### flow/run.sh
#!/bin/bash
# the make line also repeats each setting of config.mk as NAME=value (left out here)
make -C /OpenROAD-flow-scripts/flow DESIGN_CONFIG=/design/flow/config.mk WORK_HOME=/design/flow/orfs CLKGATE_MAP_FILE= finish
### flow/config.mk
export PLATFORM = sky130hd
export DESIGN_NAME = parameterized_signed_alu
export DESIGN_NICKNAME = parameterized_signed_alu
export VERILOG_FILES = /design/flow/design.v
export SDC_FILE = /design/flow/constraint.sdc
export NUM_CORES = 4
export LEC_CHECK = 0
export ABC_AREA = 1
export CAP_MARGIN = 35
export CELL_PAD_IN_SITES_DETAIL_PLACEMENT = 2
export CELL_PAD_IN_SITES_GLOBAL_PLACEMENT = 2
export CORE_MARGIN = 10
export CORE_UTILIZATION = 50
export CTS_CLUSTER_DIAMETER = 164
export GPL_TIMING_DRIVEN = 0
export HOLD_SLACK_MARGIN = 0.26
export MAX_ROUTING_LAYER = met5
export SETUP_SLACK_MARGIN = -2.0
export SLEW_MARGIN = 40
export TNS_END_PERCENT = 10
### flow/constraint.sdc
create_clock -name core_clock -period 144.0 [get_ports {clk}]
set_input_delay 28.8000 -clock core_clock [delete_from_list [all_inputs] [get_ports {clk}]]
set_output_delay 28.8000 -clock core_clock [all_outputs]
set_load 0.01 [all_outputs]
### flow/design.v
module decoder(
input [1:0]alu_fn,
output reg arith_enable,cmp_enable,logic_enable,shift_enable
);
always @(*) begin
        arith_enable=0;
        logic_enable=0;
        cmp_enable=0;
        shift_enable=0;
    case (alu_fn)
       2'b00: arith_enable=1;
       2'b01: logic_enable=1;
       2'b10: cmp_enable=1;
       2'b11: shift_enable=1;
    endcase
end
endmodule
module arith_unit#(parameter in_data_width=16,out_data_width=32)(
input signed [in_data_width-1:0]A,B,
input clk,rst,arith_enable,
input [1:0]alu_fn,
output  carry_out,
output reg arith_flag,
output reg signed[out_data_width-1:0]arith_out
);
assign carry_out=arith_out[in_data_width];
always @(posedge clk , negedge rst) begin
    if(!rst)begin
        arith_flag<=0;
        arith_out<=0;
    end
    else if(arith_enable) begin
        arith_flag<=1;
    case (alu_fn)
        2'b00: arith_out<=A + B;
        2'b01: arith_out<=A - B;
        2'b10: arith_out<=A * B;
        2'b11: arith_out<=(B == 0) ? 0 : A / B;
    endcase
    end
    else begin
        arith_flag<=0;
        arith_out<=0;
    end
end
endmodule
module logic_unit#(parameter in_data_width=16,out_data_width=16)(
input signed[in_data_width-1:0]  A,B,
input clk,rst,logic_enable,
input [1:0]alu_fn,
output reg logic_flag,
output reg [out_data_width-1:0]logic_out
);
reg logic_flag_next;
reg [out_data_width-1:0]logic_out_next;
always @(posedge clk , negedge rst) begin
    if(!rst)begin
        logic_out<=0;
        logic_flag<=0;
    end
    else begin
        logic_out<=logic_out_next;
        logic_flag<=logic_flag_next;
    end    
end
always @(*) begin
    if(logic_enable) begin
        logic_flag_next=1;
    case (alu_fn)
        2'b00: logic_out_next= A & B;
        2'b01: logic_out_next= A | B;
        2'b10: logic_out_next=~(A & B);
        2'b11: logic_out_next=~(A | B);
    endcase
    end
    else begin
        logic_flag_next=0;
        logic_out_next=0;
    end
end
endmodule
module cmp_unit#(parameter in_data_width=16,out_data_width=16)(
input [in_data_width-1:0]A,B,
input clk,rst,cmp_enable,
input [1:0]alu_fn,
output reg cmp_flag,
output reg [out_data_width-1:0]cmp_out
);
always @(posedge clk , negedge rst) begin
    if(!rst)begin
        cmp_out<=0;
        cmp_flag<=0;
    end
    else if(cmp_enable) begin
        cmp_flag<=1;
    case (alu_fn)
        2'b00: cmp_out<=0;
        2'b01: cmp_out<=(A==B)?1:0;
        2'b10: cmp_out<=(A>B)?2:0;
        2'b11: cmp_out<=(A<B)?3:0;
    endcase
    end
    else begin
        cmp_out<=0;
        cmp_flag<=0;
    end
end
endmodule
module shift_unit#(parameter in_data_width=16,out_data_width=16)(
input [in_data_width-1:0]A,B,
input clk,rst,shift_enable,
input [1:0]alu_fn,
output reg shift_flag,
output reg [out_data_width-1:0]shift_out
);
always @(posedge clk , negedge rst) begin
    if(!rst)begin
        shift_flag<=0;
        shift_out<=0;
    end
    else if(shift_enable) begin
        shift_flag<=1;
    case (alu_fn)
        2'b00: shift_out<=A>>1;
        2'b01: shift_out<=A<<1;
        2'b10: shift_out<=B>>1;
        2'b11: shift_out<=B<<1;
    endcase
    end
    else begin
        shift_flag<=0;
        shift_out<=0;
    end
end
endmodule
module parameterized_signed_alu #(parameter in_data_width=16,out_data_width=16,arith_out_data_width=32)(
input signed [in_data_width-1:0]A,B,
input clk,rst,
input [3:0]alu_fn,
output shift_flag,arith_flag,logic_flag,cmp_flag,carry_out,
output [out_data_width-1:0]shift_out,logic_out,cmp_out,
output signed[arith_out_data_width-1:0] arith_out
);
wire arith_enable,shift_enable,logic_enable,cmp_enable;
arith_unit dut0(
.A(A),
.B(B),
.clk(clk),
.rst(rst),
.arith_enable(arith_enable),
.alu_fn(alu_fn[1:0]),
.carry_out(carry_out),
.arith_flag(arith_flag),
.arith_out(arith_out)
);
logic_unit dut1(
.A(A),
.B(B),
.clk(clk),
.rst(rst),
.logic_enable(logic_enable),
.alu_fn(alu_fn[1:0]),
.logic_flag(logic_flag),
.logic_out(logic_out)
);
cmp_unit   dut2(
.A(A),
.B(B),
.clk(clk),
.rst(rst),
.cmp_enable(cmp_enable),
.alu_fn(alu_fn[1:0]),
.cmp_flag(cmp_flag),
.cmp_out(cmp_out)
);
shift_unit dut3(
.A(A),
.B(B),
.clk(clk),
.rst(rst),
.shift_enable(shift_enable),
.alu_fn(alu_fn[1:0]),
.shift_flag(shift_flag),
.shift_out(shift_out)
);
decoder dut4(
.alu_fn(alu_fn[3:2]),
.arith_enable(arith_enable),
.cmp_enable(cmp_enable),
.logic_enable(logic_enable),
.shift_enable(shift_enable)
);
endmodule
==> impl_metrics.csv, run 1 <==
group,metric,value,unit
run_status,run_status,"stopped before the end",
run_status,failing_step,"global placement without I/O (3_1_place_gp_skip_io)",
run_status,error,"[ERROR GPL-0301] Utilization 100.301 % exceeds 100%.",
synthesis,syn_area_per_cell,6.62,sq um
floorplan,die-area,0.0981,sq mm
floorplan,core-area,0.0853,sq mm
synthesis,xor_area_share,7.74,%
synthesis,synth.area.mux_share,0.195,%
synthesis,synthTopLogicFamily,"adder cells",
synthesis,synth-simple-area-share,25.9,%
synthesis,ys_area,0.0430,sq mm
synthesis,synth.most_common_cell,"nand2_1",
synthesis,post-synth-top-area-fraction,19.3,%
synthesis,synthAoiAreaFrac,16.4,%
floorplan,rows,107,
synthesis,syn_inst,6501,
synthesis,synth-edff-count,0,
synthesis,ff_type,"dfrtp_1",
synthesis,synthArstFlopShare,100,%
synthesis,numSynthFlops,70,
synthesis,yosysWarnings,5,
synthesis,ys_seq_share,4.07,%
synthesis,ys_cells,6501,
synthesis,top_area_cell,"ha_1",
synthesis,yosys-top-cells-area,"ha_1, nand2_1, fa_1, inv_1, a21oi_1",
floorplan,initial_core_util,50.4,%
synthesis,common_cells,"nand2_1, inv_1, ha_1",
floorplan,die_h,313,um
floorplan,fp.dieW,313,um
synthesis,synth-adder-area-share,31.5,%
synthesis,synth_cell_types,83,
synthesis,syn-cell-area,0.0430,sq mm
==> inputs of run 2 (changes only) <==
ABC_AREA = not set   (was 1)
CAP_MARGIN = 20   (was 35)
CELL_PAD_IN_SITES_DETAIL_PLACEMENT = not set   (was 2)
CELL_PAD_IN_SITES_GLOBAL_PLACEMENT = not set   (was 2)
CORE_MARGIN = 2   (was 10)
CORE_UTILIZATION = 58   (was 50)
CTS_CLUSTER_DIAMETER = not set   (was 164)
GPL_ROUTABILITY_DRIVEN = 0   (was not set)
GPL_TIMING_DRIVEN = not set   (was 0)
HOLD_SLACK_MARGIN = 0.09   (was 0.26)
MAX_ROUTING_LAYER = not set   (was met5)
PLACE_DENSITY_LB_ADDON = 0.05   (was not set)
SETUP_SLACK_MARGIN = not set   (was -2.0)
SLEW_MARGIN = 20   (was 40)
TNS_END_PERCENT = not set   (was 10)
clock period = 85.0 ns   (was 144.0 ns; I/O delays follow)
==> impl_metrics.csv, run 2 <==
group,metric,value,unit
run_status,run_status,"finished clean",
final_timing,period_needed,82.65,ns
route,first_pass_iters,7,
global_routing,grt.total_usage,40.2,%
global_routing,grt_pass1_wl,247,mm
floorplan,die_h,277,um
synthesis,syn_inst,5857,
final_timing,fmax,0.0121,GHz
synthesis,synth-edff-count,0,
synthesis,synth-adder-area-share,31.3,%
worst_setup_path,endpoint,"dut0.arith_out[13]",
worst_setup_path,critical_path_class,"input pin to flop",
placement,dp_hpwl,127,mm
final_timing,hold_viol,0,
final_layout,finalNetCount,7247,
synthesis,ys_area,0.0434,sq mm
final_timing,setup_viol,0,
final_timing,finalCritPeriodShare,97.2,%
placement,io_buffers,108,
final_timing,maxSlewHeadroom,21.5,%
global_routing,grt_pass1_vias,44700,
synthesis,syn-cell-area,0.0434,sq mm
route,totalWireLength,162,mm
route,ant_nets,0,
synthesis,ys_cells,5857,
floorplan,core-area,0.0742,sq mm
synthesis,synth.area.mux_share,3.41,%
synthesis,synthAoiAreaFrac,25.0,%
worst_setup_path,cp_common_cell,"ha_1",
final_layout,fillCellCount,6592,
min_path,min-delay-path-class,"input pin to async pin",
synthesis,synth-simple-area-share,21.2,%
synthesis,synth.most_common_cell,"ha_1",
clock_network,path_clk_slew,0.08,ns
worst_setup_path,start_kind,"input pin",
synthesis,common_cells,"ha_1, nand2_1, nor2_1",
run,warnings,60,
synthesis,synth_cell_types,107,
floorplan,ioPinCount,123,
synthesis,numSynthFlops,70,
floorplan,fp.dieW,277,um
route,wl_per_cell,22.4,um
final_timing,slew_viol_final,0,
synthesis,top_area_cell,"ha_1",
clock_network,cts_tree,"built",
synthesis,post-synth-top-area-fraction,19.1,%
synthesis,yosysWarnings,5,
worst_setup_path,cp_max_fo,19,
worst_setup_path,worst_ep_required_time,85.21,ns
route,antenna-diode-count,0,
synthesis,ys_seq_share,4.04,%
synthesis,xor_area_share,8.66,%
global_routing,grt_antenna_before_repair,0,
placement,pre_cts_slack,-3.39,ns
worst_setup_path,endpoint_kind,"flop",
global_routing,grt_start_max_net_pins,71,
synthesis,syn_area_per_cell,7.40,sq um
worst_setup_path,slowest_stage,"or4b_2",
floorplan,initial_core_util,58.4,%
clock_network,cts_buffer_depth,2,
global_routing,overflow,0,
clock_network,h-tree-depth,3,
route,drcViolationCount,0,
final_timing,worst_slack,2.35,ns
clock_network,cts_sinks,70,
worst_setup_path,crit_arrival,82.87,ns
worst_setup_path,cp.depth,304,
clock_network,holdBufCountCts,0,
floorplan,rows,100,
worst_setup_path,cpPeakStageDelay,0.66,ns
placement,dp_cells,7154,
worst_setup_path,crit_family,"AND-OR/OR-AND gates",
final_timing,finalSetupTns,0,ns
run,drv_cap,0,
final_layout,fin_cells,7257,
synthesis,synthArstFlopShare,100,%
worst_setup_path,setup.worst_path.start,"B[0]",
worst_setup_path,worst-path-buf-inv,31,
clock_network,clockRootBuffer,"clkbuf_16",
route,num_vias,46900,
synthesis,ff_type,"dfrtp_1",
floorplan,die-area,0.0770,sq mm
synthesis,yosys-top-cells-area,"ha_1, fa_1, xnor2_1, nand2_1, nor2_1",
synthesis,synthTopLogicFamily,"adder cells",
final_layout,synthToLayoutAreaGrowth,15.8,%
route,drtIter0Drc,4870,
clock_network,cts-buffers-inserted,9,
final_timing,tightestPinTransition,1.18,ns
route,vias_per_cell,6.46,
## run 2: cell type report
type	instances	area [sq um]	share of cell area, %
Multi-Input combinational cell	5237	41100	81.9
Timing Repair Buffer	471	3960	7.89
Tap cell	969	1210	2.42
Sequential cell	70	1750	3.49
Inverter	494	1860	3.70
Clock buffer	9	225	0.449
Clock inverter	7	78.8	0.157
## run 2: stage by stage
stage          utilization (%)  hold WS (ns)  cell area (sq um)
2_1_floorplan                -         16.70              44100
3_3_place_gp              64.3         17.22              47700
3_5_place_dp              64.3         17.24              47700
4_1_cts                   65.2         16.83              48400
5_1_grt                   67.7         16.72              50200
6_report                  67.7         16.66              50200
## run 2: per-layer routing
layer | vias to the layer above | global-route usage (%) | wire (um)
met5 | - | 0 | 0
met4 | 0 | 23.7 | 11100
met3 | 620 | 6.49 | 15600
li1 | 21600 | - | -
met2 | 2592 | 65.0 | 71900
met1 | 22100 | 50.6 | 63600
## run 2: what timing repair did
item | 4_1_cts | 5_1_grt
pin swaps | 13 | 88
setup buffers | 15 | 67
setup endpoints to repair | 32 | 32
gates resized | 65 | 279
gates cloned | 0 | 5
==> inputs of run 3 (changes only) <==
ABC_AREA = 0   (was not set)
CAP_MARGIN = 35   (was 20)
CELL_PAD_IN_SITES_DETAIL_PLACEMENT = 0   (was not set)
CORE_UTILIZATION = 70   (was 58)
CTS_CLUSTER_DIAMETER = 164   (was not set)
GPL_ROUTABILITY_DRIVEN = not set   (was 0)
HOLD_SLACK_MARGIN = -0.08   (was 0.09)
MAX_ROUTING_LAYER = met4   (was not set)
PLACE_DENSITY_LB_ADDON = not set   (was 0.05)
clock period = 76.7 ns   (was 85.0 ns; I/O delays follow)
==> impl_metrics.csv, run 3 <==
group,metric,value,unit
run_status,run_status,"stopped before the end",
run_status,failing_step,"clock tree synthesis (4_1_cts)",
run_status,error,"[ERROR DPL-0038] Utilization greater than 100%, impossible to legalize",
synthesis,synth-simple-area-share,21.2,%
floorplan,die_h,253,um
synthesis,syn_inst,5857,
synthesis,synthAoiAreaFrac,25.0,%
synthesis,xor_area_share,8.66,%
placement,gp_congestion,1.18,
synthesis,synthArstFlopShare,100,%
floorplan,rows,91,
synthesis,post-synth-top-area-fraction,19.1,%
floorplan,core-area,0.0615,sq mm
synthesis,yosys-top-cells-area,"ha_1, fa_1, xnor2_1, nand2_1, nor2_1",
synthesis,numSynthFlops,70,
floorplan,ioPinCount,123,
placement,dp_hpwl,183,mm
synthesis,top_area_cell,"ha_1",
synthesis,synth-adder-area-share,31.3,%
synthesis,common_cells,"ha_1, nand2_1, nor2_1",
synthesis,synth_cell_types,107,
synthesis,syn-cell-area,0.0434,sq mm
floorplan,die-area,0.0640,sq mm
placement,dpl_cell_area,0.0594,sq mm
placement,io_buffers,108,
synthesis,ys_cells,5857,
synthesis,yosysWarnings,5,
placement,pre_cts_slack,-6.61,ns
synthesis,synth.area.mux_share,3.41,%
floorplan,initial_core_util,70.5,%
synthesis,syn_area_per_cell,7.40,sq um
floorplan,fp.dieW,253,um
synthesis,synth.most_common_cell,"ha_1",
synthesis,synth-edff-count,0,
synthesis,ys_seq_share,4.04,%
placement,dp_cells,8431,
synthesis,ys_area,0.0434,sq mm
synthesis,synthTopLogicFamily,"adder cells",
synthesis,ff_type,"dfrtp_1",
-- run 3: metrics by stage --
stage	TNS, ns
3_5_place_dp	-199.42
3_3_place_gp	-13.36
2_1_floorplan	0
==> inputs of run 4 (changes only) <==
ABC_AREA = not set   (was 0)
CAP_MARGIN = 20   (was 35)
CELL_PAD_IN_SITES_DETAIL_PLACEMENT = not set   (was 0)
CORE_UTILIZATION = 58   (was 70)
CTS_CLUSTER_DIAMETER = 344   (was 164)
HOLD_SLACK_MARGIN = not set   (was -0.08)
clock period = 72.6 ns   (was 76.7 ns; I/O delays follow)
==> impl_metrics.csv, run 4 <==
group,metric,value,unit
clock_network,clockRootBuffer,"clkbuf_16",
synthesis,ys_seq_share,4.04,%
floorplan,die-area,0.0770,sq mm
synthesis,top_area_cell,"ha_1",
floorplan,core-area,0.0742,sq mm
clock_network,h-tree-depth,3,
floorplan,die_h,277,um
floorplan,initial_core_util,58.4,%
run_status,failing_step,"global routing (5_1_grt)",
synthesis,synth-adder-area-share,31.3,%
synthesis,synth-edff-count,0,
synthesis,synth_cell_types,107,
synthesis,synthTopLogicFamily,"adder cells",
synthesis,synth.most_common_cell,"ha_1",
synthesis,post-synth-top-area-fraction,19.1,%
synthesis,synth.area.mux_share,3.41,%
synthesis,numSynthFlops,70,
clock_network,cts_sinks,70,
synthesis,ys_cells,5857,
clock_network,cts-buffers-inserted,9,
synthesis,synth-simple-area-share,21.2,%
placement,dpl_cell_area,0.0615,sq mm
placement,io_buffers,108,
synthesis,syn_inst,5857,
synthesis,ff_type,"dfrtp_1",
synthesis,common_cells,"ha_1, nand2_1, nor2_1",
clock_network,cts_buffer_depth,2,
floorplan,ioPinCount,123,
global_routing,grt.total_usage,92.7,%
placement,dp_cells,8779,
synthesis,synthAoiAreaFrac,25.0,%
synthesis,ys_area,0.0434,sq mm
synthesis,synthArstFlopShare,100,%
run_status,run_status,"stopped before the end",
synthesis,syn_area_per_cell,7.40,sq um
placement,pre_cts_slack,-5.31,ns
placement,dp_hpwl,157,mm
synthesis,xor_area_share,8.66,%
floorplan,rows,100,
synthesis,yosys-top-cells-area,"ha_1, fa_1, xnor2_1, nand2_1, nor2_1",
synthesis,syn-cell-area,0.0434,sq mm
synthesis,yosysWarnings,5,
global_routing,overflow,1489,
placement,gp_congestion,1.08,
run_status,error,"[ERROR GRT-0232] Routing congestion too high. Check the congestion heatmap in the GUI.",
floorplan,fp.dieW,277,um
==> run 4: per-layer routing <==
metal / GRT overflow / global-route usage (%)
met1: 151 / 89.2
met4: 388 / 96.5
met2: 765 / 103
met3: 185 / 82.7
met5: - / -
==> run 4: stage by stage <==
stage / util [%] / setup TNS [ns]
floorplan: - / -53.12
global placement: 82.8 / -106.62
detailed placement: 82.8 / -154.45
CTS: 89.8 / -8.16
==> run 4: repair_timing <==
action,CTS
cloned,7
pin swaps,342
gates resized,544
hold buffers,0
buffers inserted,317
endpoints found under the setup margin,32
==> inputs of run 5 (changes only) <==
ABC_AREA = 0   (was not set)
CAP_MARGIN = 35   (was 20)
CELL_PAD_IN_SITES_DETAIL_PLACEMENT = 0   (was not set)
CORE_UTILIZATION = 71   (was 58)
CTS_CLUSTER_DIAMETER = 164   (was 344)
HOLD_SLACK_MARGIN = -0.1   (was not set)
clock period = 79.0 ns   (was 72.6 ns; I/O delays follow)
==> impl_metrics.csv, run 5 <==
group,metric,value,unit
clock_network,holdBufCountCts,0,
floorplan,rows,90,
placement,io_buffers,108,
clock_network,clockRootBuffer,"clkbuf_16",
synthesis,syn-cell-area,0.0434,sq mm
synthesis,common_cells,"ha_1, nand2_1, nor2_1",
synthesis,synth_cell_types,107,
global_routing,overflow,12,
floorplan,fp.dieW,251,um
run_status,error,"[ERROR GRT-0232] Routing congestion too high. Check the congestion heatmap in the GUI.",
synthesis,yosys-top-cells-area,"ha_1, fa_1, xnor2_1, nand2_1, nor2_1",
placement,pre_cts_slack,-3.56,ns
placement,gp_congestion,1.15,
floorplan,die_h,251,um
synthesis,synthAoiAreaFrac,25.0,%
synthesis,syn_area_per_cell,7.40,sq um
run_status,run_status,"stopped before the end",
clock_network,cts_sinks,70,
synthesis,yosysWarnings,5,
synthesis,numSynthFlops,70,
synthesis,synth-adder-area-share,31.3,%
floorplan,die-area,0.0631,sq mm
floorplan,core-area,0.0604,sq mm
placement,dp_hpwl,131,mm
placement,dpl_cell_area,0.0506,sq mm
placement,dp_cells,7324,
synthesis,synth-simple-area-share,21.2,%
synthesis,ys_cells,5857,
synthesis,synth.area.mux_share,3.41,%
synthesis,synth.most_common_cell,"ha_1",
synthesis,top_area_cell,"ha_1",
synthesis,ys_seq_share,4.04,%
clock_network,cts-buffers-inserted,9,
synthesis,xor_area_share,8.66,%
synthesis,synthArstFlopShare,100,%
synthesis,synth-edff-count,0,
run_status,failing_step,"global routing (5_1_grt)",
floorplan,ioPinCount,123,
floorplan,initial_core_util,71.8,%
synthesis,syn_inst,5857,
clock_network,cts_buffer_depth,2,
global_routing,grt.total_usage,82.1,%
synthesis,synthTopLogicFamily,"adder cells",
synthesis,ff_type,"dfrtp_1",
clock_network,h-tree-depth,3,
synthesis,ys_area,0.0434,sq mm
synthesis,post-synth-top-area-fraction,19.1,%
## run 5: stage by stage
stage | utilization (%) | hold WS, ns
3_5_place_dp | 83.9 | 15.78
3_3_place_gp | 83.8 | 16.00
4_1_cts | 85.8 | 15.40
2_1_floorplan | - | 15.50
## run 5: layer usage
| metal | overflow | GRT usage [%] |
|---|---|---|
| met5 | - | - |
| met4 | 4 | 78.4 |
| met3 | 1 | 70.5 |
| met2 | 5 | 94.2 |
| met1 | 2 | 80.8 |
## run 5: repair_timing
action,CTS
buffers inserted,40
setup endpoints to repair,32
gates cloned,1
pin swaps,52
gates resized,122
==> inputs of run 6 (changes only) <==
ABC_AREA = not set   (was 0)
CAP_MARGIN = 20   (was 35)
CELL_PAD_IN_SITES_DETAIL_PLACEMENT = not set   (was 0)
CORE_UTILIZATION = 58   (was 71)
CTS_CLUSTER_DIAMETER = not set   (was 164)
HOLD_SLACK_MARGIN = not set   (was -0.1)
MAX_ROUTING_LAYER = not set   (was met4)
clock period = 58.2 ns   (was 79.0 ns; I/O delays follow)
==> impl_metrics.csv, run 6 <==
group,metric,value,unit
run_status,run_status,"stopped before the end",
run_status,failing_step,"global routing (5_1_grt)",
run_status,error,"[ERROR GRT-0232] Routing congestion too high. Check the congestion heatmap in the GUI.",
synthesis,synthAoiAreaFrac,25.0,%
placement,dpl_cell_area,0.0617,sq mm
synthesis,synthArstFlopShare,100,%
synthesis,top_area_cell,"ha_1",
synthesis,syn_inst,5857,
placement,dp_hpwl,155,mm
synthesis,post-synth-top-area-fraction,19.1,%
synthesis,numSynthFlops,70,
synthesis,yosys-top-cells-area,"ha_1, fa_1, xnor2_1, nand2_1, nor2_1",
synthesis,ys_area,0.0434,sq mm
floorplan,rows,100,
floorplan,fp.dieW,277,um
floorplan,core-area,0.0742,sq mm
floorplan,initial_core_util,58.4,%
synthesis,synthTopLogicFamily,"adder cells",
placement,pre_cts_slack,-16.49,ns
clock_network,cts_buffer_depth,2,
synthesis,synth-simple-area-share,21.2,%
floorplan,ioPinCount,123,
synthesis,synth-adder-area-share,31.3,%
synthesis,syn_area_per_cell,7.40,sq um
clock_network,cts_sinks,70,
synthesis,ys_cells,5857,
synthesis,common_cells,"ha_1, nand2_1, nor2_1",
synthesis,ff_type,"dfrtp_1",
clock_network,h-tree-depth,3,
synthesis,synth_cell_types,107,
synthesis,synth-edff-count,0,
synthesis,ys_seq_share,4.04,%
clock_network,clockRootBuffer,"clkbuf_16",
synthesis,syn-cell-area,0.0434,sq mm
synthesis,yosysWarnings,5,
floorplan,die-area,0.0770,sq mm
placement,gp_congestion,1.07,
clock_network,cts-buffers-inserted,9,
synthesis,xor_area_share,8.66,%
clock_network,holdBufCountCts,0,
placement,io_buffers,108,
floorplan,die_h,277,um
global_routing,overflow,34,
synthesis,synth.most_common_cell,"ha_1",
synthesis,synth.area.mux_share,3.41,%
global_routing,grt.total_usage,76.6,%
## run 6: what timing repair did
action                                  in CTS
setup buffers                              251
cloned                                       6
endpoints found under the setup margin      32
pin swaps                                  303
resized                                    416
## run 6: routing by layer
metal  track usage [%]  GRT overflow
met4              76.1            19
met3              60.4             0
met5              32.0             0
met1              76.2             1
met2              94.4            14
## run 6: stage by stage
| step | std cells | utilization [%] |
|---|---|---|
| 3_5_place_dp | 8799 | 83.1 |
| 3_3_place_gp | 8799 | 83.1 |
| 2_1_floorplan | 6021 | - |
| 4_1_cts | 9069 | 88.7 |
==> inputs of run 7 (changes only) <==
ABC_AREA = 1   (was not set)
CAP_MARGIN = 0   (was 20)
CORE_UTILIZATION = 65   (was 58)
CTS_CLUSTER_DIAMETER = 381   (was not set)
clock period = 36.5 ns   (was 58.2 ns; I/O delays follow)
==> impl_metrics.csv, run 7 <==
group,metric,value,unit
clock_network,h-tree-depth,3,
synthesis,ys_seq_share,4.07,%
placement,io_buffers,108,
floorplan,fp.dieW,261,um
synthesis,synthAoiAreaFrac,16.4,%
clock_network,clockRootBuffer,"clkbuf_16",
synthesis,ys_area,0.0430,sq mm
synthesis,numSynthFlops,70,
synthesis,synthArstFlopShare,100,%
global_routing,overflow,119,
placement,dp_cells,9044,
synthesis,yosys-top-cells-area,"ha_1, nand2_1, fa_1, inv_1, a21oi_1",
synthesis,xor_area_share,7.74,%
synthesis,synth-simple-area-share,25.9,%
run_status,failing_step,"global routing (5_1_grt)",
synthesis,ff_type,"dfrtp_1",
placement,dpl_cell_area,0.0573,sq mm
floorplan,initial_core_util,65.5,%
clock_network,cts_sinks,70,
synthesis,common_cells,"nand2_1, inv_1, ha_1",
global_routing,grt.total_usage,76.3,%
run_status,error,"[ERROR GRT-0116] Global routing finished with congestion. Check the congestion regions in the DRC Viewer.",
synthesis,post-synth-top-area-fraction,19.3,%
floorplan,rows,94,
synthesis,synthTopLogicFamily,"adder cells",
placement,gp_congestion,1.04,
synthesis,top_area_cell,"ha_1",
floorplan,core-area,0.0656,sq mm
synthesis,syn_inst,6501,
synthesis,ys_cells,6501,
run_status,run_status,"stopped before the end",
synthesis,synth-edff-count,0,
floorplan,die-area,0.0682,sq mm
clock_network,cts-buffers-inserted,9,
floorplan,die_h,261,um
placement,dp_hpwl,130,mm
synthesis,syn_area_per_cell,6.62,sq um
synthesis,synth.most_common_cell,"nand2_1",
synthesis,synth-adder-area-share,31.5,%
clock_network,cts_buffer_depth,2,
clock_network,holdBufCountCts,0,
synthesis,syn-cell-area,0.0430,sq mm
floorplan,ioPinCount,123,
synthesis,yosysWarnings,5,
synthesis,synth.area.mux_share,0.195,%
synthesis,synth_cell_types,83,
## run 7: routing by layer
| metal | GRT usage, % | overflow |
|---|---|---|
| met1 | 77.1 | 5 |
| met2 | 93.6 | 65 |
| met3 | 60.0 | 3 |
| met4 | 74.3 | 46 |
| met5 | 30.7 | 0 |
## run 7: timing repair
| action | CTS |
|---|---|
| setup endpoints to repair | 32 |
| gates resized | 348 |
| buffers inserted | 295 |
| pin swaps | 279 |
| gates cloned | 5 |
## run 7: through the flow
step	hold slack [ns]	setup WS [ns]
CTS	7.11	-34.50
floorplan	7.00	-33.47
global placement	7.51	-34.10
detailed placement	7.53	-38.70
==> inputs of run 8 (changes only) <==
ABC_AREA = 0   (was 1)
CAP_MARGIN = 35   (was 0)
CELL_PAD_IN_SITES_DETAIL_PLACEMENT = 0   (was not set)
CORE_UTILIZATION = 23   (was 65)
CTS_CLUSTER_DIAMETER = 79   (was 381)
CTS_CLUSTER_SIZE = 98   (was not set)
MAX_ROUTING_LAYER = met4   (was not set)
PLACE_DENSITY = 0.79   (was not set)
SLEW_MARGIN = 30   (was 20)
TNS_END_PERCENT = 40   (was not set)
clock period = 86.1 ns   (was 36.5 ns; I/O delays follow)
==> impl_metrics.csv, run 8 <==
group,metric,value,unit
worst_setup_path,slowest_stage,"or4_1",
synthesis,synth-adder-area-share,31.3,%
route,vias_per_cell,5.34,
route,drcViolationCount,0,
floorplan,die_h,438,um
placement,dpl_cell_area,0.0498,sq mm
final_layout,fillCellCount,20200,
synthesis,ys_area,0.0434,sq mm
global_routing,overflow,0,
clock_network,cts_tree,"built",
global_routing,grt.total_usage,18.0,%
synthesis,synthTopLogicFamily,"adder cells",
worst_setup_path,crit_arrival,83.38,ns
worst_setup_path,start_kind,"input pin",
final_timing,tightestPinTransition,1.02,ns
synthesis,yosys-top-cells-area,"ha_1, fa_1, xnor2_1, nand2_1, nor2_1",
clock_network,cts_buffer_depth,2,
worst_setup_path,crit_family,"AND-OR/OR-AND gates",
clock_network,cts-buffers-inserted,9,
synthesis,yosysWarnings,5,
placement,io_buffers,108,
synthesis,top_area_cell,"ha_1",
final_layout,finalNetCount,7261,
min_path,min-delay-path-class,"input pin to async pin",
route,wl_per_cell,19.9,um
floorplan,rows,159,
clock_network,h-tree-depth,3,
global_routing,grt_antenna_before_repair,4,
run,warnings,61,
clock_network,cts_sinks,70,
final_timing,setup_viol,0,
synthesis,ff_type,"dfrtp_1",
route,ant_nets,0,
global_routing,grt_start_max_net_pins,55,
worst_setup_path,endpoint,"dut0.arith_out[17]",
synthesis,numSynthFlops,70,
worst_setup_path,cp_max_fo,23,
synthesis,syn-cell-area,0.0434,sq mm
worst_setup_path,worst-path-buf-inv,45,
placement,gp_congestion,1.05,
synthesis,synth.most_common_cell,"ha_1",
final_timing,fmax,0.0120,GHz
synthesis,synth_cell_types,107,
synthesis,synth.area.mux_share,3.41,%
route,first_pass_iters,6,
synthesis,post-synth-top-area-fraction,19.1,%
run_status,run_status,"finished clean",
synthesis,synthAoiAreaFrac,25.0,%
floorplan,core-area,0.188,sq mm
synthesis,syn_inst,5857,
final_layout,final_util,27.7,%
final_timing,hold_viol,0,
floorplan,ioPinCount,123,
final_layout,final_area,0.0519,sq mm
floorplan,initial_core_util,23.1,%
synthesis,ys_seq_share,4.04,%
final_layout,synthToLayoutAreaGrowth,19.7,%
floorplan,fp.dieW,438,um
clock_network,clockRootBuffer,"clkbuf_16",
worst_setup_path,setup.worst_path.start,"B[0]",
synthesis,common_cells,"ha_1, nand2_1, nor2_1",
synthesis,syn_area_per_cell,7.40,sq um
floorplan,die-area,0.192,sq mm
route,drtIter0Drc,4856,
global_routing,grt_pass1_vias,44600,
synthesis,synthArstFlopShare,100,%
final_timing,period_needed,83.13,ns
clock_network,path_clk_slew,0.08,ns
synthesis,xor_area_share,8.66,%
worst_setup_path,endpoint_kind,"flop",
route,totalWireLength,175,mm
worst_setup_path,worst_ep_required_time,86.35,ns
worst_setup_path,critical_path_class,"input pin to flop",
synthesis,synth-edff-count,0,
route,num_vias,47000,
synthesis,ys_cells,5857,
global_routing,grt_pass1_wl,264,mm
run,drv_cap,0,
final_timing,finalCritPeriodShare,96.5,%
final_timing,worst_slack,2.97,ns
placement,dp_hpwl,140,mm
worst_setup_path,cpPeakStageDelay,0.61,ns
placement,pre_cts_slack,-2.72,ns
final_timing,maxSlewHeadroom,31.8,%
synthesis,synth-simple-area-share,21.2,%
final_timing,slew_viol_final,0,
worst_setup_path,cp.depth,314,
run 8: routing by layer:
| metal | routed length (um) | share of wire, % | up-vias | track usage, % |
|---|---|---|---|---|
| li1 | - | - | 21600 | - |
| met1 | 68400 | 39 | 22100 | 22.1 |
| met2 | 75800 | 43 | 2604 | 27.5 |
| met3 | 16700 | 9.5 | 644 | 2.42 |
| met4 | 14200 | 8.1 | 0 | 11.5 |
| met5 | 0 | 0 | - | - |
run 8: final cells by class:
cell class | instances | area (sq um) | share of cell area (%)
Multi-Input combinational cell | 5235 | 40800 | 78.6
Timing Repair Buffer | 487 | 4070 | 7.84
Tap cell | 2495 | 3120 | 6.02
Inverter | 494 | 1850 | 3.57
Sequential cell | 70 | 1750 | 3.38
Clock buffer | 9 | 225 | 0.434
Clock inverter | 7 | 63.8 | 0.123
Antenna cell | 4 | 10.0 | 0.0193
run 8: timing repair:
item,4_1_cts,5_1_grt
hold endpoints to repair,0,0
setup endpoints to repair,32,32
setup buffers,8,55
cloned,0,3
gates resized,40,267
pin swaps,6,57
hold buffers,0,0
run 8: per-stage QoR:
step | cells | setup TNS (ns) | hold slack, ns
final | 8801 | 0 | 16.79
after global routing | 8799 | -7.83 | 16.82
after global placement | 8708 | -64.27 | 17.42
after detailed placement | 8711 | -74.67 | 17.20
after CTS | 8735 | -0.0148 | 16.79
after floorplan | 6021 | 0 | 16.92
==> inputs of run 9 (changes only) <==
ABC_AREA = not set   (was 0)
CAP_MARGIN = 20   (was 35)
CELL_PAD_IN_SITES_DETAIL_PLACEMENT = not set   (was 0)
CELL_PAD_IN_SITES_GLOBAL_PLACEMENT = 0   (was not set)
CORE_UTILIZATION = 21   (was 23)
CTS_CLUSTER_DIAMETER = not set   (was 79)
CTS_CLUSTER_SIZE = 25   (was 98)
MAX_ROUTING_LAYER = not set   (was met4)
PLACE_DENSITY = not set   (was 0.79)
PLACE_DENSITY_LB_ADDON = 0.04   (was not set)
SETUP_SLACK_MARGIN = -2.0   (was not set)
SLEW_MARGIN = 20   (was 30)
TNS_END_PERCENT = not set   (was 40)
clock period = 92.0 ns   (was 86.1 ns; I/O delays follow)
==> impl_metrics.csv, run 9 <==
group,metric,value,unit
run_status,run_status,"finished clean",
floorplan,fp.dieW,458,um
final_timing,holdWs,17.96,ns
final_layout,synthToLayoutAreaGrowth,21.1,%
floorplan,die-area,0.210,sq mm
synthesis,syn_area_per_cell,7.40,sq um
floorplan,ioPinCount,123,
synthesis,ys_seq_share,4.04,%
synthesis,synth.most_common_cell,"ha_1",
clock_network,cts_sinks,70,
final_timing,period_needed,89.16,ns
worst_setup_path,crit_family,"AND-OR/OR-AND gates",
final_timing,fmax,0.0112,GHz
synthesis,synth-adder-area-share,31.3,%
final_timing,setup_viol,0,
placement,dp_hpwl,188,mm
final_timing,tightestPinTransition,1.03,ns
synthesis,synthTopLogicFamily,"adder cells",
worst_setup_path,critical_path_class,"input pin to flop",
route,ant_nets,0,
synthesis,synth_cell_types,107,
synthesis,yosys-top-cells-area,"ha_1, fa_1, xnor2_1, nand2_1, nor2_1",
final_timing,maxSlewHeadroom,31.5,%
synthesis,synth-edff-count,0,
placement,dpl_cell_area,0.0514,sq mm
final_timing,slew_viol_final,0,
clock_network,cts-buffers-inserted,9,
worst_setup_path,cpPeakStageDelay,0.65,ns
worst_setup_path,crit_arrival,89.52,ns
worst_setup_path,slowest_stage,"or4b_2",
floorplan,core-area,0.205,sq mm
route,totalWireLength,227,mm
clock_network,clockRootBuffer,"clkbuf_16",
placement,gp_congestion,0.874,
worst_setup_path,setup.worst_path.start,"B[1]",
synthesis,synthArstFlopShare,100,%
synthesis,numSynthFlops,70,
route,drtIter0Drc,2825,
synthesis,synth-simple-area-share,21.2,%
final_layout,finalNetCount,7382,
placement,pre_cts_slack,-4.43,ns
final_layout,final_area,0.0525,sq mm
global_routing,grt_antenna_before_repair,9,
global_routing,grt.total_usage,21.1,%
worst_setup_path,cp_common_cell,"ha_1",
synthesis,synth.area.mux_share,3.41,%
worst_setup_path,start_kind,"input pin",
floorplan,die_h,458,um
clock_network,cts_tree,"built",
synthesis,post-synth-top-area-fraction,19.1,%
global_routing,overflow,0,
placement,io_buffers,108,
worst_setup_path,cp_max_fo,29,
clock_network,path_clk_slew,0.08,ns
synthesis,top_area_cell,"ha_1",
worst_setup_path,worst-path-buf-inv,45,
route,vias_per_cell,4.93,
worst_setup_path,endpoint_kind,"flop",
synthesis,common_cells,"ha_1, nand2_1, nor2_1",
run,drv_cap,0,
worst_setup_path,worst_ep_required_time,92.36,ns
global_routing,grt_pass1_wl,328,mm
synthesis,ys_area,0.0434,sq mm
final_timing,worst_slack,2.84,ns
clock_network,cts_buffer_depth,2,
final_timing,finalCritPeriodShare,96.9,%
synthesis,yosysWarnings,5,
synthesis,syn-cell-area,0.0434,sq mm
route,drcViolationCount,0,
floorplan,rows,166,
synthesis,syn_inst,5857,
synthesis,xor_area_share,8.66,%
final_timing,hold_viol,0,
route,wl_per_cell,24.9,um
global_routing,grt_start_max_net_pins,53,
run,warnings,60,
floorplan,initial_core_util,21.2,%
global_routing,grt_pass1_vias,46100,
worst_setup_path,endpoint,"dut0.arith_out[11]",
clock_network,h-tree-depth,3,
synthesis,ys_cells,5857,
min_path,min-delay-path-class,"input pin to async pin",
synthesis,synthAoiAreaFrac,25.0,%
final_timing,finalSetupTns,0,ns
worst_setup_path,cp.depth,324,
route,first_pass_iters,5,
route,num_vias,44900,
synthesis,ff_type,"dfrtp_1",
## run 9: repair_timing
item,in CTS,in global routing
cloned,0,1
pin swaps,1,17
gates resized,21,148
hold buffers,0,0
endpoints found under the setup margin,32,32
buffers inserted,3,19
## run 9: layout make-up
cell class,count,area [sq um]
clock inverter,6,70.1
multi-input combinational,5234,40300
antenna,3,7.51
timing repair buffer,609,4960
clock buffer,10,229
tap,2688,3360
fill,22700,152000
sequential,70,1750
inverter,494,1850
## run 9: through the flow
step,utilization (%),instances
2_1_floorplan,-,6021
3_5_place_dp,25.1,9075
6_report,25.6,9114
3_3_place_gp,25.1,9075
4_1_cts,25.3,9094
5_1_grt,25.6,9113
## run 9: routing by layer
layer	share of wire, %	global-route usage [%]
met1	47	28.2
met4	1.7	3.60
met5	0	0
met3	2.2	0.978
met2	49	37.9
==> inputs of run 10 (changes only) <==
CELL_PAD_IN_SITES_GLOBAL_PLACEMENT = 3   (was 0)
CORE_ASPECT_RATIO = 1.27   (was not set)
CORE_MARGIN = 8   (was 2)
CORE_UTILIZATION = 40   (was 21)
CTS_CLUSTER_SIZE = 49   (was 25)
GPL_ROUTABILITY_DRIVEN = 0   (was not set)
GPL_TIMING_DRIVEN = 1   (was not set)
HOLD_SLACK_MARGIN = 0.05   (was not set)
MIN_ROUTING_LAYER = met2   (was not set)
PLACE_DENSITY_LB_ADDON = not set   (was 0.04)
SETUP_SLACK_MARGIN = 5.0   (was -2.0)
TNS_END_PERCENT = 5   (was not set)
clock period = 85.0 ns   (was 92.0 ns; I/O delays follow)
==> impl_metrics.csv, run 10 <==
group,metric,value,unit
synthesis,synth.area.mux_share,3.41,%
placement,dp_hpwl,153,mm
final_layout,fin_cells,7888,
synthesis,ff_type,"dfrtp_1",
global_routing,grt_antenna_before_repair,1,
placement,dp_cells,7659,
worst_setup_path,crit_arrival,82.43,ns
synthesis,synthTopLogicFamily,"adder cells",
synthesis,ys_seq_share,4.04,%
clock_network,cts_buffer_depth,2,
final_timing,finalCritPeriodShare,96.7,%
route,num_vias,65000,
floorplan,die_h,387,um
clock_network,holdBufCountCts,0,
synthesis,ys_cells,5857,
synthesis,synth.most_common_cell,"ha_1",
synthesis,post-synth-top-area-fraction,19.1,%
route,wl_per_cell,25.5,um
synthesis,synthArstFlopShare,100,%
synthesis,synth-adder-area-share,31.3,%
synthesis,syn_inst,5857,
synthesis,yosysWarnings,5,
synthesis,syn-cell-area,0.0434,sq mm
synthesis,top_area_cell,"ha_1",
global_routing,grt_start_max_net_pins,61,
final_timing,setup_viol,0,
floorplan,initial_core_util,40.2,%
synthesis,syn_area_per_cell,7.40,sq um
run_status,run_status,"finished clean",
worst_setup_path,critical_path_class,"input pin to flop",
synthesis,numSynthFlops,70,
global_routing,grt_pass1_wl,295,mm
synthesis,synthAoiAreaFrac,25.0,%
worst_setup_path,crit_family,"AND-OR/OR-AND gates",
worst_setup_path,cp_common_cell,"ha_1",
final_timing,fmax,0.0122,GHz
min_path,min-delay-path-class,"input pin to async pin",
clock_network,h-tree-depth,3,
final_timing,holdWs,16.46,ns
floorplan,ioPinCount,123,
clock_network,cts_tree,"built",
floorplan,core-area,0.108,sq mm
run,drv_cap,0,
synthesis,synth-edff-count,0,
route,drtIter0Drc,14000,
run,warnings,63,
final_timing,period_needed,82.21,ns
synthesis,ys_area,0.0434,sq mm
final_timing,slew_viol_final,0,
synthesis,synth-simple-area-share,21.2,%
route,totalWireLength,201,mm
floorplan,die-area,0.119,sq mm
route,first_pass_iters,36,
synthesis,xor_area_share,8.66,%
synthesis,common_cells,"ha_1, nand2_1, nor2_1",
final_layout,final_area,0.0536,sq mm
worst_setup_path,setup.worst_path.start,"B[8]",
worst_setup_path,slowest_stage,"clkdlybuf4s50_1",
floorplan,rows,136,
worst_setup_path,cpPeakStageDelay,0.62,ns
worst_setup_path,worst-path-buf-inv,38,
final_timing,tightestPinTransition,1.20,ns
clock_network,clockRootBuffer,"clkbuf_16",
final_timing,rsz0062_at_grt,"true",
final_layout,synthToLayoutAreaGrowth,23.6,%
placement,dpl_cell_area,0.0491,sq mm
global_routing,overflow,0,
final_layout,finalNetCount,7383,
clock_network,path_clk_slew,0.08,ns
global_routing,grt_pass1_vias,69700,
worst_setup_path,cp_max_fo,15,
final_layout,fillCellCount,11100,
final_layout,final_util,49.7,%
placement,io_buffers,108,
worst_setup_path,start_kind,"input pin",
route,ant_nets,0,
final_timing,maxSlewHeadroom,19.0,%
clock_network,cts-buffers-inserted,9,
route,drcViolationCount,0,
worst_setup_path,cp.depth,306,
global_routing,grt.total_usage,48.5,%
final_timing,finalSetupTns,0,ns
synthesis,yosys-top-cells-area,"ha_1, fa_1, xnor2_1, nand2_1, nor2_1",
worst_setup_path,endpoint_kind,"flop",
clock_network,cts_sinks,70,
route,vias_per_cell,8.24,
floorplan,fp.dieW,308,um
worst_setup_path,endpoint,"dut0.arith_out[13]",
worst_setup_path,worst_ep_required_time,85.22,ns
final_timing,hold_viol,0,
synthesis,synth_cell_types,107,
run 10: cell type report:
type                       instances  area, sq um  area share (%)
multi-input combinational       5236        42600            79.4
clock inverter                     6         87.6           0.163
sequential                        70         1750            3.27
inverter                         494         1860            3.48
antenna                           16         40.0          0.0747
clock buffer                       9          225           0.420
tap                             1449         1810            3.38
timing repair buffer             608         5250            9.79
run 10: stage by stage:
step                worst slack (ns)
floorplan                       5.00
global placement               -2.35
detailed placement             -2.73
CTS                             5.00
global route                   0.543
finish                          2.79
run 10: timing repair:
| item | CTS | global route |
|---|---|---|
| setup endpoints to repair | 32 | 32 |
| resized | 382 | 170 |
| cloned | 7 | 2 |
| pin swaps | 141 | 106 |
| setup buffers | 135 | 52 |
run 10: per-layer routing:
metal  GRT usage (%)  vias up  share of wire, %  routed length (um)
li1                -    21700                 -                   -
met1               -    22300                 0                   0
met2            59.1    18200                47               94100
met3            60.5     2785                38               75900
met4            13.8       63                15               29300
met5            17.7        -              0.85                1700
==> inputs of run 11 (changes only) <==
ABC_AREA = 0   (was not set)
CAP_MARGIN = 35   (was 20)
CELL_PAD_IN_SITES_DETAIL_PLACEMENT = 2   (was not set)
CELL_PAD_IN_SITES_GLOBAL_PLACEMENT = not set   (was 3)
CORE_ASPECT_RATIO = not set   (was 1.27)
CORE_MARGIN = 10   (was 8)
CORE_UTILIZATION = 50   (was 40)
CTS_CLUSTER_DIAMETER = 164   (was not set)
CTS_CLUSTER_SIZE = not set   (was 49)
GPL_ROUTABILITY_DRIVEN = not set   (was 0)
GPL_TIMING_DRIVEN = 0   (was 1)
HOLD_SLACK_MARGIN = not set   (was 0.05)
MAX_ROUTING_LAYER = met4   (was not set)
MIN_ROUTING_LAYER = not set   (was met2)
SETUP_SLACK_MARGIN = not set   (was 5.0)
SLEW_MARGIN = 40   (was 20)
TNS_END_PERCENT = 10   (was 5)
clock period = 144.0 ns   (was 85.0 ns; I/O delays follow)
==> impl_metrics.csv, run 11 <==
group,metric,value,unit
run_status,run_status,"stopped before the end",
run_status,failing_step,"detailed placement (3_5_place_dp)",
run_status,error,"[ERROR DPL-0033] detailed placement checks failed during check placement.",
synthesis,xor_area_share,8.66,%
floorplan,die_h,314,um
synthesis,ys_cells,5857,
floorplan,initial_core_util,50.7,%
synthesis,synth.area.mux_share,3.41,%
synthesis,post-synth-top-area-fraction,19.1,%
synthesis,syn_area_per_cell,7.40,sq um
synthesis,synth-edff-count,0,
synthesis,ys_area,0.0434,sq mm
synthesis,yosysWarnings,5,
synthesis,syn-cell-area,0.0434,sq mm
placement,io_buffers,108,
synthesis,syn_inst,5857,
synthesis,yosys-top-cells-area,"ha_1, fa_1, xnor2_1, nand2_1, nor2_1",
floorplan,die-area,0.0989,sq mm
synthesis,ff_type,"dfrtp_1",
synthesis,synthArstFlopShare,100,%
floorplan,core-area,0.0855,sq mm
synthesis,numSynthFlops,70,
synthesis,synth.most_common_cell,"ha_1",
synthesis,common_cells,"ha_1, nand2_1, nor2_1",
synthesis,ys_seq_share,4.04,%
floorplan,rows,107,
synthesis,synthAoiAreaFrac,25.0,%
synthesis,synth-simple-area-share,21.2,%
synthesis,synth-adder-area-share,31.3,%
synthesis,synthTopLogicFamily,"adder cells",
synthesis,top_area_cell,"ha_1",
floorplan,fp.dieW,314,um
placement,gp_congestion,1.06,
synthesis,synth_cell_types,107,
floorplan,ioPinCount,123,
[run 11: per-stage QoR]
step | cell area, sq um | worst slack (ns) | hold slack (ns) | instances
after floorplan | 44000 | 42.59 | 28.50 | 6021
after global placement | 46500 | 10.91 | 29.47 | 7273
==> inputs of run 12 (changes only) <==
CELL_PAD_IN_SITES_DETAIL_PLACEMENT = 0   (was 2)
CORE_MARGIN = 2   (was 10)
CORE_UTILIZATION = 23   (was 50)
CTS_CLUSTER_SIZE = 98   (was not set)
GPL_TIMING_DRIVEN = not set   (was 0)
PLACE_DENSITY_LB_ADDON = 0.08   (was not set)
TNS_END_PERCENT = 5   (was 10)
clock period = 86.1 ns   (was 144.0 ns; I/O delays follow)
==> impl_metrics.csv, run 12 <==
group,metric,value,unit
worst_setup_path,cp.depth,325,
synthesis,common_cells,"ha_1, nand2_1, nor2_1",
final_timing,setup_viol,0,
final_layout,final_util,32.5,%
synthesis,ys_seq_share,4.04,%
synthesis,synthArstFlopShare,100,%
final_layout,fin_cells,9946,
route,wl_per_cell,22.4,um
synthesis,synth-adder-area-share,31.3,%
global_routing,overflow,0,
synthesis,synth.area.mux_share,3.41,%
synthesis,synthAoiAreaFrac,25.0,%
clock_network,holdBufCountCts,0,
final_timing,tightestPinTransition,0.853,ns
placement,pre_cts_slack,-4.43,ns
worst_setup_path,cp_common_cell,"buf_4",
final_timing,holdWs,16.70,ns
synthesis,synth-simple-area-share,21.2,%
run_status,run_status,"finished clean",
worst_setup_path,worst_ep_required_time,86.40,ns
floorplan,core-area,0.188,sq mm
run,drv_cap,0,
global_routing,grt_pass1_vias,49200,
placement,gp_congestion,0.913,
worst_setup_path,endpoint_kind,"flop",
worst_setup_path,crit_arrival,82.88,ns
global_routing,grt_antenna_before_repair,5,
final_layout,finalNetCount,8407,
global_routing,grt_start_max_net_pins,55,
final_layout,synthToLayoutAreaGrowth,40.7,%
synthesis,ff_type,"dfrtp_1",
synthesis,synth_cell_types,107,
floorplan,rows,159,
floorplan,die_h,438,um
clock_network,cts_sinks,70,
synthesis,synthTopLogicFamily,"adder cells",
placement,dp_cells,9861,
synthesis,ys_cells,5857,
route,first_pass_iters,5,
floorplan,initial_core_util,23.1,%
final_timing,hold_viol,0,
final_timing,worst_slack,3.51,ns
route,ant_nets,0,
floorplan,fp.dieW,438,um
min_path,min-delay-path-class,"input pin to async pin",
run,warnings,60,
worst_setup_path,endpoint,"dut0.arith_out[28]",
worst_setup_path,critical_path_class,"input pin to flop",
global_routing,grt_pass1_wl,329,mm
synthesis,xor_area_share,8.66,%
synthesis,yosysWarnings,5,
floorplan,ioPinCount,123,
synthesis,synth-edff-count,0,
worst_setup_path,worst-path-buf-inv,53,
synthesis,yosys-top-cells-area,"ha_1, fa_1, xnor2_1, nand2_1, nor2_1",
worst_setup_path,setup.worst_path.start,"B[4]",
worst_setup_path,start_kind,"input pin",
worst_setup_path,slowest_stage,"clkdlybuf4s50_1",
synthesis,syn_inst,5857,
worst_setup_path,cp_max_fo,20,
clock_network,cts_buffer_depth,2,
route,drtIter0Drc,2762,
clock_network,cts_tree,"built",
final_timing,fmax,0.0121,GHz
synthesis,post-synth-top-area-fraction,19.1,%
clock_network,clockRootBuffer,"clkbuf_16",
route,drcViolationCount,0,
synthesis,synth.most_common_cell,"ha_1",
final_layout,fillCellCount,20400,
final_timing,finalCritPeriodShare,95.9,%
clock_network,cts-buffers-inserted,9,
final_timing,maxSlewHeadroom,42.4,%
worst_setup_path,cpPeakStageDelay,0.57,ns
global_routing,grt.total_usage,23.4,%
synthesis,ys_area,0.0434,sq mm
final_timing,period_needed,82.59,ns
placement,io_buffers,108,
final_timing,slew_viol_final,0,
clock_network,h-tree-depth,3,
route,totalWireLength,223,mm
route,vias_per_cell,4.91,
synthesis,syn-cell-area,0.0434,sq mm
worst_setup_path,crit_family,"AND-OR/OR-AND gates",
synthesis,syn_area_per_cell,7.40,sq um
clock_network,path_clk_slew,0.08,ns
placement,dp_hpwl,185,mm
synthesis,numSynthFlops,70,
synthesis,top_area_cell,"ha_1",
floorplan,die-area,0.192,sq mm
route,num_vias,48800,
## run 12: area by class of cell
| class | instances | area [sq um] | area share (%) |
|---|---|---|---|
| diodes | 3 | 7.51 | 0.0123 |
| clock buffers | 9 | 225 | 0.369 |
| clock inverters | 7 | 80.1 | 0.131 |
| inverters | 494 | 1860 | 3.04 |
| multi-input cells | 5234 | 41200 | 67.4 |
| flip-flops and latches | 70 | 1750 | 2.87 |
| well taps | 2495 | 3120 | 5.12 |
| repair buffers | 1634 | 12800 | 21.0 |
## run 12: layer usage
layer,vias up,part of all wire [%],global-route usage (%)
met3,153,2.7,0.889
met1,24000,48,31.6
met4,0,2.2,4.59
li1,23900,-,-
met2,872,47,38.9
met5,-,0,-
## run 12: what timing repair did
action | in CTS | in global routing
pin swaps | 12 | 92
gates resized | 82 | 264
buffers inserted | 7 | 55
gates cloned | 0 | 4
setup endpoints to repair | 32 | 32
## run 12: stage by stage
step | instance area [sq um] | TNS (ns)
3_5_place_dp | 58600 | -121.03
4_1_cts | 59400 | 0
6_report | 61000 | 0
5_1_grt | 61000 | -2.54
2_1_floorplan | 44100 | 0
3_3_place_gp | 58600 | -118.64
==> inputs of run 13 (changes only) <==
ABC_AREA = 1   (was 0)
CAP_MARGIN = 20   (was 35)
CELL_PAD_IN_SITES_DETAIL_PLACEMENT = not set   (was 0)
CORE_ASPECT_RATIO = 1.85   (was not set)
CORE_UTILIZATION = 40   (was 23)
CTS_CLUSTER_DIAMETER = 277   (was 164)
CTS_CLUSTER_SIZE = 99   (was 98)
MAX_ROUTING_LAYER = not set   (was met4)
PLACE_DENSITY_LB_ADDON = 0.02   (was 0.08)
SETUP_SLACK_MARGIN = -2.0   (was not set)
SLEW_MARGIN = 20   (was 40)
TNS_END_PERCENT = 10   (was 5)
clock period = 85.0 ns   (was 86.1 ns; I/O delays follow)
==> impl_metrics.csv, run 13 <==
group,metric,value,unit
run_status,run_status,"finished clean",
synthesis,synth-simple-area-share,25.9,%
final_timing,setup_viol,0,
synthesis,numSynthFlops,70,
global_routing,grt_antenna_before_repair,3,
clock_network,cts-buffers-inserted,9,
placement,gp_congestion,0.961,
synthesis,synthAoiAreaFrac,16.4,%
route,drtIter0Drc,2031,
synthesis,synth.most_common_cell,"nand2_1",
clock_network,cts_sinks,70,
worst_setup_path,start_kind,"input pin",
floorplan,ioPinCount,123,
synthesis,yosysWarnings,5,
floorplan,core-area,0.107,sq mm
worst_setup_path,slowest_stage,"or3_4",
worst_setup_path,cpPeakStageDelay,0.41,ns
final_timing,finalCritPeriodShare,97.8,%
placement,pre_cts_slack,-3.35,ns
final_layout,finalNetCount,9333,
route,wl_per_cell,18.2,um
worst_setup_path,critical_path_class,"input pin to flop",
final_timing,period_needed,83.09,ns
route,ant_nets,0,
route,first_pass_iters,5,
route,totalWireLength,178,mm
global_routing,grt_start_max_net_pins,71,
final_timing,worst_slack,1.91,ns
synthesis,syn_area_per_cell,6.62,sq um
floorplan,fp.dieW,245,um
final_timing,slew_viol_final,0,
placement,dp_hpwl,147,mm
floorplan,rows,163,
global_routing,grt_pass1_vias,48500,
clock_network,h-tree-depth,3,
route,num_vias,48700,
synthesis,top_area_cell,"ha_1",
worst_setup_path,worst_ep_required_time,85.20,ns
synthesis,ys_cells,6501,
global_routing,grt.total_usage,31.2,%
run,warnings,60,
floorplan,die-area,0.110,sq mm
final_timing,fmax,0.0120,GHz
worst_setup_path,cp.depth,598,
final_layout,comb_area,0.0389,sq mm
synthesis,ys_area,0.0430,sq mm
clock_network,holdBufCountCts,0,
clock_network,clockRootBuffer,"clkbuf_16",
synthesis,synth-edff-count,0,
final_timing,maxSlewHeadroom,15.1,%
worst_setup_path,endpoint_kind,"flop",
synthesis,syn-cell-area,0.0430,sq mm
global_routing,grt_pass1_wl,265,mm
final_layout,fin_cells,9777,
synthesis,ys_seq_share,4.07,%
min_path,min-delay-path-class,"input pin to async pin",
synthesis,synth_cell_types,83,
clock_network,path_clk_slew,0.06,ns
synthesis,synth.area.mux_share,0.195,%
route,drcViolationCount,0,
synthesis,yosys-top-cells-area,"ha_1, nand2_1, fa_1, inv_1, a21oi_1",
synthesis,ff_type,"dfrtp_1",
floorplan,initial_core_util,40.3,%
worst_setup_path,crit_family,"simple AND/OR/NAND/NOR gates",
final_layout,seq_area,0.00175,sq mm
final_layout,synthToLayoutAreaGrowth,44.2,%
final_timing,holdWs,16.78,ns
worst_setup_path,setup.worst_path.start,"B[1]",
floorplan,die_h,450,um
placement,dp_cells,9621,
route,vias_per_cell,4.98,
clock_network,cts_buffer_depth,2,
global_routing,overflow,0,
run,drv_cap,0,
clock_network,cts_tree,"built",
worst_setup_path,worst-path-buf-inv,98,
worst_setup_path,cp_max_fo,8,
synthesis,common_cells,"nand2_1, inv_1, ha_1",
synthesis,synthTopLogicFamily,"adder cells",
worst_setup_path,endpoint,"dut0.arith_out[31]",
worst_setup_path,crit_arrival,83.29,ns
final_layout,fillCellCount,10700,
synthesis,syn_inst,6501,
placement,io_buffers,108,
synthesis,synth-adder-area-share,31.5,%
final_timing,hold_viol,0,
final_timing,tightestPinTransition,1.26,ns
synthesis,synthArstFlopShare,100,%
worst_setup_path,cp_common_cell,"nand2_2",
synthesis,post-synth-top-area-fraction,19.3,%
synthesis,xor_area_share,7.74,%
-- run 13: metal layers --
layer	global-route usage, %	vias up	wire length (um)
li1	-	24300	-
met1	30.6	23000	61700
met2	62.6	959	98300
met3	2.13	444	5060
met4	18.1	6	13200
met5	0	-	42
-- run 13: metrics by stage --
step | cell area (sq um) | util, % | setup TNS [ns]
after global routing | 62000 | 58.1 | -95.22
after detailed placement | 57400 | 53.8 | -95.49
after CTS | 57800 | 54.2 | -51.85
final | 62000 | 58.1 | 0
after floorplan | 43600 | - | -14.23
after global placement | 57400 | 53.8 | -41.31
-- run 13: layout make-up --
class | count | area share, %
Multi-Input combinational cell | 5234 | 62.8
Tap cell | 1402 | 2.83
Timing Repair Buffer | 1893 | 23.9
Sequential cell | 70 | 2.82
Clock inverter | 6 | 0.0746
Timing Repair inverter | 2 | 0.0323
Inverter | 1159 | 7.16
Clock buffer | 10 | 0.369
Antenna cell | 1 | 0.00403
-- run 13: repair_timing --
action                                  4_1_cts  5_1_grt
pin swaps                                     0      414
endpoints found under the setup margin       31       32
gates cloned                                  0        8
gates resized                                26      781
setup buffers                                 0      157
